Setup of red:
// SCDDataPath
module SCDDataPath(ALUout, instr, reset, clk);
output[31:0] ALUout;
input clk, reset;
input[31:0] instr;
wire[31:0] ReadMemData,in1,in2,aluresult,signextended,instruction, ReadData1, ReadData2, WriteData;
wire RegDst, ALUSrc, MemtoReg, RegWrite, MemRead, MemWrite, Branch, ALUOp0, ALUOp1, ALUOp2;
wire o0, o1, o2, carryout;
wire[4:0] WriteReg;
assign instruction = instr;
ANDarray control_unit(RegDst,ALUSrc, MemtoReg, RegWrite, MemRead, MemWrite,Branch,ALUOp0,ALUOp1,instruction[31:26]);
assign WriteReg = (RegDst==1)? instruction[15:11] : instruction[20:16];
RegFile32 register_file(clk,reset,instruction[25:21],instruction[20:16],WriteData,WriteReg,RegWrite,ReadData1,ReadData2);
sign_extender sign_extend(signextended, instruction[15:0]);
bit32_2to1mux alu_src_mux(in2,ALUSrc,ReadData2,signextended);
alu_control alu_con_instancce(o0,o1,o2,instruction[5:0], ALUOp1, ALUOp0);
ALU alu_instance(ReadData1,in2,o2,o2,{o1,o0},ALUout,carryout);
data_memory data_mem_instance(clk,ALUout[4:0],ReadData2,MemWrite,ReadMemData);
bit32_2to1mux data_mem_mux(WriteData,MemtoReg,ALUout,ReadMemData);
endmodule
Size in the first run: about 7,800 cells after synthesis, roughly 0.11 mm2 of cells after synthesis.
Settings: LEC_CHECK=0, CAP_MARGIN=20, CORE_MARGIN=2, CORE_UTILIZATION=72, CTS_CLUSTER_SIZE=57, PLACE_DENSITY_LB_ADDON=0.0, SETUP_SLACK_MARGIN=1.78, SLEW_MARGIN=20; clock period 6.25 ns.
run.sh (not shown) runs the stock make flow with config.mk's settings and CLKGATE_MAP_FILE=.
In red the implementation ran to completion but is not tape-out ready, as the final checks report negative setup slack.
Setup changes, red to blue
- a deleted CTS_CLUSTER_SIZE that had been 57
- a deleted SETUP_SLACK_MARGIN that had been 1.78
- a change of CORE_UTILIZATION from 72 to 40
- a deleted PLACE_DENSITY_LB_ADDON that had been 0.0
- a change of the clock period (ns, I/O delays scaled along) from 6.25 to 10.3
==> comparison <==
- blue: PASS, flow complete, no timing, DRC or antenna violations
- red → blue: routed length on met1 increased by 18% relative to the old numbers; share of total power consumed by net switching increased by 0.24 points relative to the old numbers; sequential cell area share increased by 3.3 points relative to the old numbers; number of unique standard cell types used by synthesis closely matched the old numbers; final area decreased by about 7% relative to the old numbers.
- Final net count (blue vs. red) decreases by more than 10%
- Power: blue and red compared, lower one is blue
- Changes observed in blue relative to red: detailed-route wire length now smaller, clock-buffer cell count rose 2.5%, met1 global-route usage went down by 26 points, placeable core region went up 80%.
> inputs changed (blue -> green)
- SETUP_SLACK_MARGIN now 1.72, previously not set
- CORE_UTILIZATION now 70, was 40
- PLACE_DENSITY_LB_ADDON now 0.0, previously not set
- CTS_CLUSTER_SIZE now 32, previously not set
- the clock period (ns, I/O delays scaled along) now 5.83, was 10.3
--- outcome ---
- [compare] base=blue new=green: net total in the final layout moved up, register share of total power moved down, number of antenna violations at the first check in global routing moved down.
- From the logs: green reached the end of the flow and failed the layout checks with negative setup slack.
Changes in orange relative to green:
- changing CORE_UTILIZATION from 70 to 40
- changing PLACE_DENSITY_LB_ADDON from 0.0 to 0.25
- removing CTS_CLUSTER_SIZE (formerly 32)
- removing SETUP_SLACK_MARGIN (formerly 1.72)
- setting MIN_ROUTING_LAYER to met2 for the first time
- setting MAX_ROUTING_LAYER to met4 for the first time
- changing the clock period (ns, I/O delays scaled along) from 5.83 to 10.5
Notes after the runs:
- orange was carried through to the last stage, and its layout satisfied the timing, DRC and antenna checks.
- Between orange and green, the reported max-cap violation count does not differ in any meaningful way.
- What orange reported for die height has to be multiplied by 0.76 to get the figure for green.
- Going from green to orange, final worst-path cycle share -26 points, final routed wirelength across all metal layers +about 2.5%.
- green has lower global-route wire length before repair than orange.
- Measured against each other, orange and green differ in largest net degree at the start of global routing, the higher figure coming from green.
- orange vs green — headroom to the max-slew limit dropped 19 points.
- From green to orange the numbers moved as follows: final area decreased 0.012 mm2, met1 usage decreased 58 points, portion of the layout cell area used by clock cells increased 1.1 points, power decreased about 43%.
- A path category of the worst min-delay check of register to register is what orange shows, while primary input to async pin belongs to green.
#### Input delta (purple over orange)
- removing MIN_ROUTING_LAYER (formerly met2)
- changing PLACE_DENSITY_LB_ADDON from 0.25 to 0.0
- setting SETUP_SLACK_MARGIN to -0.48 for the first time
- changing CORE_UTILIZATION from 40 to 72
- removing MAX_ROUTING_LAYER (formerly met4)
- setting CTS_CLUSTER_SIZE to 57 for the first time
- changing the clock period (ns, I/O delays scaled along) from 10.5 to 6.25
### Flow results
- purple: all stages done; final checks FAILED (negative setup slack).
- Going from orange to purple, number of core rows fell by 25%, final instance count without filler cells went down 8.4%.
- purple: fraction of met2 tracks used by global routing higher than orange
- Lower final design instance area without fill goes to orange over purple.
- The internal power in orange is 0.60 times that in purple.
- Relative to orange, total number of tap cells has decreased by 1,661 in purple.
- Diff purple..orange | H-tree depth | unchanged
- Vias: purple fewer than orange
- Per the comparison of purple with orange, clock distribution area overhead in the final layout shrank by 0.77 points, filler cell count shrank by 17,200.

---

10-25:
Starting RTL as in the previous note.
make LEC_CHECK=0 ABC_AREA=1 CAP_MARGIN=20 CORE_ASPECT_RATIO=1.11 CORE_MARGIN=7 CORE_UTILIZATION=40 GPL_ROUTABILITY_DRIVEN=0 GPL_TIMING_DRIVEN=0 HOLD_SLACK_MARGIN=0.22 MAX_ROUTING_LAYER=met5 MIN_ROUTING_LAYER=met1 PLACE_DENSITY_LB_ADDON=0.25 SETUP_SLACK_MARGIN=2.69 SLEW_MARGIN=10 TNS_END_PERCENT=85 finish   # period 10.5 ns
What ended 10-25 was a tool error in 5_1_grt; the run never finished.
[inputs] 04-16 vs 10-25
Settings: ABC_AREA no longer set, was 1; HOLD_SLACK_MARGIN no longer set, was 0.22; SLEW_MARGIN now 20, was 10; GPL_ROUTABILITY_DRIVEN no longer set, was 0; CORE_MARGIN now 2, was 7; CORE_UTILIZATION now 72, was 40; CTS_CLUSTER_SIZE now 31, previously not set; GPL_TIMING_DRIVEN no longer set, was 0; SETUP_SLACK_MARGIN now -0.58, was 2.69; MIN_ROUTING_LAYER no longer set, was met1; CORE_ASPECT_RATIO no longer set, was 1.11; PLACE_DENSITY_LB_ADDON now 0.0, was 0.25; TNS_END_PERCENT no longer set, was 85; MAX_ROUTING_LAYER no longer set, was met5; the clock period (ns, I/O delays scaled along) now 8.4, was 10.5.
==> results <==
- The number of buffers inserted by port buffering in 04-16 sits about 6.6% above the value recorded for 10-25.
- Diff 04-16 and 10-25: standard cell area after detailed placement higher in 10-25
- Placement-stage worst setup slack on 04-16 is ahead of 10-25.
- STATUS run=04-16 STAGES=ALL_DONE FINAL_CHECKS=FAILED CAUSE=negative setup slack
Power is estimated from default activity; no workload was simulated.
